==> flow/design.v (excerpt) <==
module cu_engine (
    input  clk, nrst,
    input  [71:0] filter, 
    input  [23:0] data_in,
    input  [ 8:0] pe_en_ctrl,
    output [15:0] pe_out
);
    reg [23:0] dff [0:1];
    wire [143:0] psum;
    pe pe00 (.clk(clk), .en(pe_en_ctrl[0]), .a(data_in[ 7: 0]), .b(filter[ 7: 0]), .out(psum[15: 0]));
    pe pe10 (.clk(clk), .en(pe_en_ctrl[1]), .a(data_in[15: 8]), .b(filter[15: 8]), .out(psum[31:16]));
    pe pe20 (.clk(clk), .en(pe_en_ctrl[2]), .a(data_in[23:16]), .b(filter[23:16]), .out(psum[47:32]));
    pe pe01 (.clk(clk), .en(pe_en_ctrl[3]), .a(dff[0][ 7: 0]), .b(filter[31:24]), .out(psum[63:48]));
    pe pe11 (.clk(clk), .en(pe_en_ctrl[4]), .a(dff[0][15: 8]), .b(filter[39:32]), .out(psum[79:64]));
    pe pe21 (.clk(clk), .en(pe_en_ctrl[5]), .a(dff[0][23:16]), .b(filter[47:40]), .out(psum[95:80]));
    pe pe02 (.clk(clk), .en(pe_en_ctrl[6]), .a(dff[1][ 7: 0]), .b(filter[55:48]), .out(psum[111: 96]));
    pe pe12 (.clk(clk), .en(pe_en_ctrl[7]), .a(dff[1][15: 8]), .b(filter[63:56]), .out(psum[127:112]));
    pe pe22 (.clk(clk), .en(pe_en_ctrl[8]), .a(dff[1][23:16]), .b(filter[71:64]), .out(psum[143:128]));
    always @(posedge clk) begin
        if (!nrst) begin
            dff[0] <= 0;
            dff[1] <= 0;
        end else begin
            dff[0] <= data_in;
            dff[1] <= dff[0]; 
        end
    end
    assign pe_out = psum[15:0] + psum[31:16] + psum[47:32] + psum[63:48] + psum[79:64] + psum[95:80] + psum[111:96] + psum[127:112] + psum[143:128];
endmodule
Size in the first run: ~190 flip-flops, ~0.028 mm2 of cells after synthesis.
Settings: LEC_CHECK=0, ABC_AREA=1, CAP_MARGIN=20, CORE_MARGIN=2, CORE_UTILIZATION=71, CTS_CLUSTER_SIZE=100, PLACE_DENSITY=0.37, SLEW_MARGIN=20, TNS_END_PERCENT=5; clock period 4.16 ns.
run.sh (not shown) runs the stock make flow with config.mk's settings and CLKGATE_MAP_FILE=.
The first run completed, yet does not pass: negative setup slack.
==> next run, changes <==
Settings changed: ABC_AREA 1 to unset, CORE_UTILIZATION 71 to 40, CTS_CLUSTER_SIZE 100 to unset, PLACE_DENSITY 0.37 to unset, TNS_END_PERCENT 5 to unset.
Clock period 4.16 ns to 6.2 ns, I/O delays scaled along.
After rerunning: Now the flow produced a clean layout. Final area is lower by 13%. Final cell count goes down by 18%. Hold slack improved by 33 ps. Core utilization fell by 41 points.

========
== lane 1 ==
cu_engine again, from the RTL that the note above started with.
make LEC_CHECK=0 ABC_AREA=0 CAP_MARGIN=25 CELL_PAD_IN_SITES_GLOBAL_PLACEMENT=3 CORE_MARGIN=2 CORE_UTILIZATION=40 CTS_CLUSTER_DIAMETER=83 GPL_TIMING_DRIVEN=0 HOLD_SLACK_MARGIN=0.1 MIN_ROUTING_LAYER=met2 SLEW_MARGIN=20 TNS_END_PERCENT=80 finish   # period 5.24 ns
Lane 1: all stages done; final checks FAILED (negative setup slack).
Input changes introduced in lane 2 (baseline for comparison: lane 1):
- CELL_PAD_IN_SITES_GLOBAL_PLACEMENT no longer set, was 3
- CTS_CLUSTER_DIAMETER no longer set, was 83
- ABC_AREA no longer set, was 0
- GPL_TIMING_DRIVEN no longer set, was 0
- TNS_END_PERCENT no longer set, was 80
- MIN_ROUTING_LAYER no longer set, was met2
- CORE_UTILIZATION now 66, was 40
- HOLD_SLACK_MARGIN no longer set, was 0.1
- CAP_MARGIN now 20, was 25
- the clock period (ns, I/O delays scaled along) now 5.08, was 5.24
Results
| lane 2 | all stages done | FAIL | negative setup slack |
Lower clock buffer count in the final layout among lane 1 and lane 2: lane 1
Against lane 1, die footprint in lane 2 came out better.
Clock power delta (lane 2 − lane 1): favourable
Reported for lane 1 and lane 2, number of sinks driven by the clock tree turned out identical to the last digit.
Lane 2 vs lane 1 — final cell count dropped slightly
Going from lane 1 to lane 2, cell count after placement now smaller, detailed route wirelength on metal3 shrank by 90%, count of buffers from port buffering went up.
Clock input transition at the sequential cells of the worst setup and hold paths of lane 2 is on par with lane 1.
Lane 1 -> lane 2: number of buffers created by CTS delta 0, exact match
Input changes introduced in lane 3 (baseline for comparison: lane 2):
- PLACE_DENSITY_LB_ADDON newly set to 0.07
- CORE_UTILIZATION changed from 66 to 40
- CORE_MARGIN changed from 2 to 9
- the clock period (ns, I/O delays scaled along) changed from 5.08 to 6.2
Findings:
Lane 3: no failed stages, no open violations at the end. Met2 routing resource usage after global routing (higher): lane 2. Per the comparison of lane 3 with lane 2, register-to-register setup slack now sits higher, final area now sits lower, placed instance area now sits lower. Of lane 3 and lane 2, lane 3 shows the lower met3 capacity usage during global routing, with lane 2 above it. Taking lane 2 over lane 3, the die size ratio works out to 0.55.

========
Setup of build 32:
Starting RTL as in the previous note.
export LEC_CHECK = 0
export CAP_MARGIN = 15
export CORE_MARGIN = 2
export CORE_UTILIZATION = 61
export CTS_CLUSTER_DIAMETER = 362
export CTS_CLUSTER_SIZE = 61
export MAX_ROUTING_LAYER = met4
export SETUP_SLACK_MARGIN = 1.0
export SLEW_MARGIN = 20
create_clock -name core_clock -period 3.99 [get_ports {clk}]
The flow for build 32 finished, though final verification flagged negative setup slack.
#### Input delta (build 39 over build 32)
Settings: CORE_UTILIZATION: 61 -> 68; TNS_END_PERCENT: unset -> 5; HOLD_SLACK_MARGIN: unset -> -0.09.
The flow completed for build 32, but it is not clean: the layout still shows negative setup slack.
No crash in build 39: every stage finished, but the layout fails its final checks due to negative setup slack.
Build 39: routed wire length 2.0% above build 32
First-iteration DRC count | build 39 above build 32
Build 32 and build 39 ended up with nearly the same estimated wirelength of the detail-placed design.
Switching fraction of total power: higher on build 39
Build 39: post-cts gate resize count about 60% below build 32
Changes observed in build 39 relative to build 32: clock skew dropped 0.0069 ns; number of global-route vias before repair climbed 313; power share of the sequential group climbed 0.6 points.
Changes observed in build 39 relative to build 32: critical path's largest stage delay rose by 0.05 ns, maximum clock rate decreased by about 11% relative to the old numbers.
Inputs modified between build 39 and build 57:
Settings: CTS_CLUSTER_SIZE removed (was 61); CTS_CLUSTER_DIAMETER removed (was 362); MAX_ROUTING_LAYER removed (was met4); CAP_MARGIN changed from 15 to 20; HOLD_SLACK_MARGIN removed (was -0.09); TNS_END_PERCENT removed (was 5); CORE_UTILIZATION changed from 68 to 44; SETUP_SLACK_MARGIN removed (was 1.0); the clock period (ns, I/O delays scaled along) changed from 3.99 to 6.07.
### Flow results
- Looking at the reports, build 57 completed the entire flow and the layout it produced met the timing, DRC and antenna checks.
- In build 57, total detailed-routing wirelength is lower than in build 39.
- Delta (build 57 minus build 39): sequential share of power has increased, core utilization before placement has decreased, final area has decreased, total power has decreased.
- Length in cells of the worst reg-to-reg path came out exactly the same in build 39 and build 57.
- Re share of power burned in the clock network: build 39 and build 57 aren't equal, and the higher value belongs to build 57.
- Build 57: cell area reported after detailed placement 2800 sq um below build 39
- Relative to build 39, the switching power summed over all nets measured on build 57 has decreased by more than half.
What build 56 does differently from build 57 at the input level:
Settings: a change of CORE_UTILIZATION from 44 to 51; a change of the clock period (ns, I/O delays scaled along) from 6.07 to 5.78.
## What came out
- Comparing build 57 and build 56, routed wire length is lower on build 56.
- Measured against each other, build 57 and build 56 differ in combinational cell fraction of total power, the lower figure coming from build 57.
- Changes observed in build 56 relative to build 57: maximum single-stage delay on the critical path ~0 delta, clock buffer and inverter area fraction after layout ~0 delta, global router's overall resource usage +3.2 points, global-route track usage on met1 +4.4 points.
- Ran to the end and failed final checks on negative setup slack: build 56.

========
== v3 ==
Starting RTL as in the previous note.
make LEC_CHECK=0 CAP_MARGIN=20 CELL_PAD_IN_SITES_DETAIL_PLACEMENT=0 CELL_PAD_IN_SITES_GLOBAL_PLACEMENT=3 CORE_ASPECT_RATIO=0.91 CORE_MARGIN=3 CORE_UTILIZATION=60 GPL_ROUTABILITY_DRIVEN=0 GPL_TIMING_DRIVEN=1 MAX_ROUTING_LAYER=met5 MIN_ROUTING_LAYER=met1 SLEW_MARGIN=20 finish   # period 2.13 ns
v3 never completed, since it errored out during global placement without I/O.
diff inputs: v3 => v8
# v3
export LEC_CHECK = 0
export CAP_MARGIN = 20
export CELL_PAD_IN_SITES_DETAIL_PLACEMENT = 0
export CELL_PAD_IN_SITES_GLOBAL_PLACEMENT = 3
export CORE_ASPECT_RATIO = 0.91
export CORE_MARGIN = 3
export CORE_UTILIZATION = 60
export GPL_ROUTABILITY_DRIVEN = 0
export GPL_TIMING_DRIVEN = 1
export MAX_ROUTING_LAYER = met5
export MIN_ROUTING_LAYER = met1
export SLEW_MARGIN = 20
create_clock -name core_clock -period 2.13 [get_ports {clk}]
# v8
export LEC_CHECK = 0
export CAP_MARGIN = 20
export CELL_PAD_IN_SITES_GLOBAL_PLACEMENT = 3
export CORE_MARGIN = 4
export CORE_UTILIZATION = 36
export CTS_CLUSTER_DIAMETER = 52
export GPL_ROUTABILITY_DRIVEN = 1
export GPL_TIMING_DRIVEN = 1
export MAX_ROUTING_LAYER = met5
export SLEW_MARGIN = 20
create_clock -name core_clock -period 6.05 [get_ports {clk}]
Results
Comparing v8 and v3, the higher area of the placeable core is on v8. From v3 to v8 the numbers moved as follows: area share of fa/ha/maj cells after synthesis held steady; count of different cell masters after synthesis shows no meaningful change. Comparing v8 against v3, there is no change at all in sequential share of the synthesized area. Comparing v8 against v3, there is no change at all in synthesized cell count. Higher initial cell density of the core was reported by v3, not v8. v8 reached the end of the flow, and the finished layout is clean on the timing, DRC and antenna checks. Compared v8 against v3; flip-flop and latch count after synthesis within noise. Looking at v8 and v3, the post-synthesis chip area from yosys is a wash. Re fraction of the mapped netlist area in simple logic gates: no difference whatsoever between v8 and v3. Placement row count was lower in the run labelled v3. Total die size is higher on v8.
diff inputs: v8 => v45
# v8
export LEC_CHECK = 0
export CAP_MARGIN = 20
export CELL_PAD_IN_SITES_GLOBAL_PLACEMENT = 3
export CORE_MARGIN = 4
export CORE_UTILIZATION = 36
export CTS_CLUSTER_DIAMETER = 52
export GPL_ROUTABILITY_DRIVEN = 1
export GPL_TIMING_DRIVEN = 1
export MAX_ROUTING_LAYER = met5
export SLEW_MARGIN = 20
create_clock -name core_clock -period 6.05 [get_ports {clk}]
# v45
export LEC_CHECK = 0
export ABC_AREA = 1
export CAP_MARGIN = 20
export CORE_MARGIN = 2
export CORE_UTILIZATION = 68
export PLACE_DENSITY = 0.36
export SLEW_MARGIN = 20
create_clock -name core_clock -period 6.8 [get_ports {clk}]
==> comparison <==
Across both runs, tightest hold margin was lower for v45 than for v8. Between v45 and v8, it is v45 whose global-route usage is higher, by 14 points. Critical path depth: v8 and v45 compared, higher one is v8. The worst setup path endpoint comes out pe_out[13] in one run and pe_out[14] in the other, namely in v45 and v8 respectively. v45: cell count of the worst reg-to-reg path 1 above v8.
[inputs] v52 vs v45
# v45
export LEC_CHECK = 0
export ABC_AREA = 1
export CAP_MARGIN = 20
export CORE_MARGIN = 2
export CORE_UTILIZATION = 68
export PLACE_DENSITY = 0.36
export SLEW_MARGIN = 20
create_clock -name core_clock -period 6.8 [get_ports {clk}]
# v52
export LEC_CHECK = 0
export ABC_AREA = 1
export CAP_MARGIN = 20
export CORE_MARGIN = 2
export CORE_UTILIZATION = 71
export CTS_CLUSTER_SIZE = 100
export PLACE_DENSITY = 0.37
export SLEW_MARGIN = 20
create_clock -name core_clock -period 5.02 [get_ports {clk}]
Notes after the runs:
- STATUS run=v52 STAGES=ALL_DONE FINAL_CHECKS=FAILED CAUSE=negative setup slack
- v52 vs v45 on power density relative to cell area: v52 is the higher one.
- Taking v45 as the reference, in v52 logic gate share of total power +4.8 points; final cell count shows an increase of about 6%; non-clock buffer count rose by 263.
- Synthesis-to-finish area growth in v52 is 8.5 points higher than in v45

========
Starting RTL as in the previous note.
Settings: LEC_CHECK=0, CAP_MARGIN=20, CORE_MARGIN=2, CORE_UTILIZATION=40, CTS_CLUSTER_DIAMETER=334, CTS_CLUSTER_SIZE=98, SLEW_MARGIN=20, TNS_END_PERCENT=35; clock period 6.2 ns.
Next try:
CORE_ASPECT_RATIO = 0.5   (was unset)
CORE_UTILIZATION = 66   (was 40)
CTS_CLUSTER_DIAMETER = 148   (was 334)
PLACE_DENSITY = 0.47   (was unset)
TNS_END_PERCENT = unset   (was 35)
What happened:
- setup slack loses 9.3 ps
- cell count drops by 8.4%
- design area goes down by 1.3%
- sequential power barely changes
- clock-buffer cell count shrinks by 2
- maximum frequency hardly moves
- worst hold slack improved by 33 ps
- utilization goes up by 28 points
- global-route usage increases by 11 points
- non-clock buffer count drops by 3

========
Setup of wip/ember:
cu_engine again, from the RTL that the note above started with.
Settings: LEC_CHECK=0, ABC_AREA=0, CAP_MARGIN=25, CELL_PAD_IN_SITES_GLOBAL_PLACEMENT=3, CORE_MARGIN=2, CORE_UTILIZATION=40, CTS_CLUSTER_DIAMETER=83, GPL_TIMING_DRIVEN=1, HOLD_SLACK_MARGIN=0.1, MIN_ROUTING_LAYER=met2, SLEW_MARGIN=20, TNS_END_PERCENT=80; clock period 5.24 ns.
The flow for wip/ember finished, though final verification flagged negative setup slack.
## Diff of input files: wip/xenon against wip/ember
- clearing HOLD_SLACK_MARGIN, which used to be 0.1
- clearing CTS_CLUSTER_DIAMETER, which used to be 83
- clearing CELL_PAD_IN_SITES_GLOBAL_PLACEMENT, which used to be 3
- swapping 25 for 20 in CAP_MARGIN
- clearing ABC_AREA, which used to be 0
- clearing GPL_TIMING_DRIVEN, which used to be 1
- swapping 40 for 11 in CORE_UTILIZATION
- clearing TNS_END_PERCENT, which used to be 80
- clearing MIN_ROUTING_LAYER, which used to be met2
- swapping 5.24 for 7.95 in the clock period (ns, I/O delays scaled along)
Results
- wip/xenon: no failed stages, no open violations at the end
- [flow] wip/ember | stages: complete | final checks: fail | reason: negative setup slack
- wip/xenon against wip/ember; power density over the cells is down by more than a quarter.
- Number of nets at floorplan: wip/ember vs wip/xenon identical
- Portion of the clock cycle consumed by the worst path in the final layout down 19 points in wip/xenon wrt wip/ember
- wip/xenon has non-clock buffer area fraction after layout below what wip/ember had.
- The core of wip/xenon is less densely filled than that of wip/ember.
- Compared with wip/ember, wip/xenon improves final worst clock skew.
- wip/xenon vs wip/ember: met3 global-route usage down
- Relative contribution of combinational cells to total power down 1.8 points in wip/xenon wrt wip/ember
- Between wip/ember and wip/xenon, the flow reports global-route wire length before repair increasing by a few percent.
- The number of cell rows in wip/xenon was higher than what wip/ember gave.
What wip/fjord does differently from wip/xenon at the input level:
- setting CTS_CLUSTER_DIAMETER to 148 for the first time
- changing CORE_UTILIZATION from 11 to 66
- setting CTS_CLUSTER_SIZE to 98 for the first time
- changing the clock period (ns, I/O delays scaled along) from 7.95 to 6.2
[summary]
Measured against each other, wip/xenon and wip/fjord differ in worst-case reg-to-reg path depth, the lower figure coming from wip/xenon. The run with more routed wire is wip/xenon, not wip/fjord. Against wip/xenon as the reference, wip/fjord delivers a higher utilization after layout. Total die area went down by more than half going from wip/xenon to wip/fjord. [compare] base=wip/xenon new=wip/fjord: non-filler instance count after layout has decreased, clock transition at the registers of the reported paths has remained practically unchanged, number of clock buffer instances in the layout has increased.
diff inputs: wip/fjord => wip/violet
- CORE_UTILIZATION now 40, was 66
- CTS_CLUSTER_SIZE no longer set, was 98
- CTS_CLUSTER_DIAMETER no longer set, was 148
- the clock period (ns, I/O delays scaled along) now 6.07, was 6.2
==> comparison <==
- Power up 5.2% in wip/violet wrt wip/fjord
- Compared to wip/fjord, the router laid down more metal wire for wip/violet.
- wip/violet: combinational share of power 0.5 points above wip/fjord
- Comparing wip/violet and wip/fjord, the higher power density relative to cell area was measured on wip/violet.
- Comparing wip/violet and wip/fjord, the lower global-route usage was measured on wip/violet.
- Diff wip/violet..wip/fjord | clock transition at the register clock pins on the worst setup and hold paths after CTS | negligible
- Going from wip/fjord to wip/violet, final worst-path setup slack shrinks by 6.4 ps.
Power and IR drop assume default switching activity.
